// lcd_top
module lcd_top(
  input clk,
  input rst,
  input PS2_CLK,
  input PS2_DATA,
  output [7:4] DB,
  output LCD_E,
  output LCD_RS,
  output LCD_RW,
  output [7:0] LED
  );
  wire busy;
  wire cmd;
  wire en;
  wire [7:0] data;
  snaptest LD1 (
    .clk(clk),
    .rst(rst),
    .busy(busy),
	 .PS2_CLK(PS2_CLK),
	 .PS2_DATA(PS2_DATA),
    .cmd(cmd),
    .en(en),
    .data(data),
	 .LED(LED)
    );
  lcd_controller LC1 (
    .clk(clk),
    .rst(rst),
    .en(en),
    .cmd(cmd),
    .data(data),
    .DB(DB),
    .LCD_E(LCD_E),
    .LCD_RS(LCD_RS),
    .LCD_RW(LCD_RW),
    .busy(busy)
    );
endmodule
Size: about 1,900 cells after synthesis, about 25,000 um^2 of cells after synthesis.
clock: 14.7 ns
lec_check: 0
cap_margin: 20
core_margin: 2
core_utilization: 40
setup_slack_margin: -1.39
slew_margin: 20
run.sh (not shown) runs the stock make flow with config.mk's settings and CLKGATE_MAP_FILE=.
The first run ran to the end with no violations.
Then changed:
--- a/flow/config.mk
+++ b/flow/config.mk
@@ -7,6 +7,7 @@
 export LEC_CHECK = 0
+export ABC_AREA = 1
 export CAP_MARGIN = 20
 export CORE_MARGIN = 2
-export CORE_UTILIZATION = 40
-export SETUP_SLACK_MARGIN = -1.39
+export CORE_UTILIZATION = 72
+export CTS_CLUSTER_DIAMETER = 400
 export SLEW_MARGIN = 20
==> flow/constraint.sdc (replaced) <==
create_clock -name core_clock -period 8.19 [get_ports {clk}]
set_input_delay 1.6380 -clock core_clock [delete_from_list [all_inputs] [get_ports {clk}]]
set_output_delay 1.6380 -clock core_clock [all_outputs]
set_load 0.01 [all_outputs]
Outcome:
- area after synthesis went up by 6.1%
- global-route usage went up by 18 points
- sequential power came out higher by 80%
- register-to-register slack loses 2.8 ns
- non-clock buffer count increases by 1
- die area falls by 40%
- clock skew stays flat
- synthesized cell count rose by 49%
- final area went up by 3.7%
- count of clock-buffer cells in the layout goes down by 5
- worst setup slack got worse by 2.8 ns
Then changed:
--- a/flow/config.mk
+++ b/flow/config.mk
@@ -11,3 +11,4 @@
 export CORE_UTILIZATION = 72
-export CTS_CLUSTER_DIAMETER = 400
+export CTS_CLUSTER_DIAMETER = 370
+export SETUP_SLACK_MARGIN = 2.44
 export SLEW_MARGIN = 20
With this change the flow aborted during global routing.
Synthesized area stays the same.
Die area does not change.
Synthesized cell count stays the same.
Then changed:
--- a/flow/config.mk
+++ b/flow/config.mk
@@ -11,4 +11,3 @@
 export CORE_UTILIZATION = 72
-export CTS_CLUSTER_DIAMETER = 370
-export SETUP_SLACK_MARGIN = 2.44
+export SETUP_SLACK_MARGIN = 1.92
 export SLEW_MARGIN = 20
What happened: This time the run reached the layout checks and failed them: capacitance limit, slew limit, setup timing. Die size is unchanged. Area after synthesis does not change. Synthesized cell count is unchanged.
Then changed:
--- a/flow/config.mk
+++ b/flow/config.mk
@@ -11,3 +11,5 @@
 export CORE_UTILIZATION = 72
-export SETUP_SLACK_MARGIN = 1.92
+export CTS_CLUSTER_DIAMETER = 400
+export PLACE_DENSITY_LB_ADDON = 0.08
+export SETUP_SLACK_MARGIN = -0.69
 export SLEW_MARGIN = 20
=>
- Now the flow completed without violations
- via count decreases by about a fifth
- non-clock buffer count decreases by 74
- register-to-register slack improves by 2.7 ns
- power decreases by a few percent
- final area decreases by a few percent
- clock-buffer cell count decreases by 9
- sequential share of layout area increases by 3.3 points
Then changed:
--- a/flow/config.mk
+++ b/flow/config.mk
@@ -11,5 +11,7 @@
 export CORE_UTILIZATION = 72
-export CTS_CLUSTER_DIAMETER = 400
-export PLACE_DENSITY_LB_ADDON = 0.08
-export SETUP_SLACK_MARGIN = -0.69
+export CTS_CLUSTER_DIAMETER = 329
+export CTS_CLUSTER_SIZE = 15
+export GPL_TIMING_DRIVEN = 1
+export PLACE_DENSITY_LB_ADDON = 0.03
+export SETUP_SLACK_MARGIN = 2.02
 export SLEW_MARGIN = 20
=> Now the flow finished but fails on capacitance limit, slew limit. Routed wire length went up by 42%. Worst hold slack stays flat. Power went down by 8.5%. Cell count went up by 2.4%. Die size is unchanged.
No activity file was given, so power comes from the tool's default toggle rates.
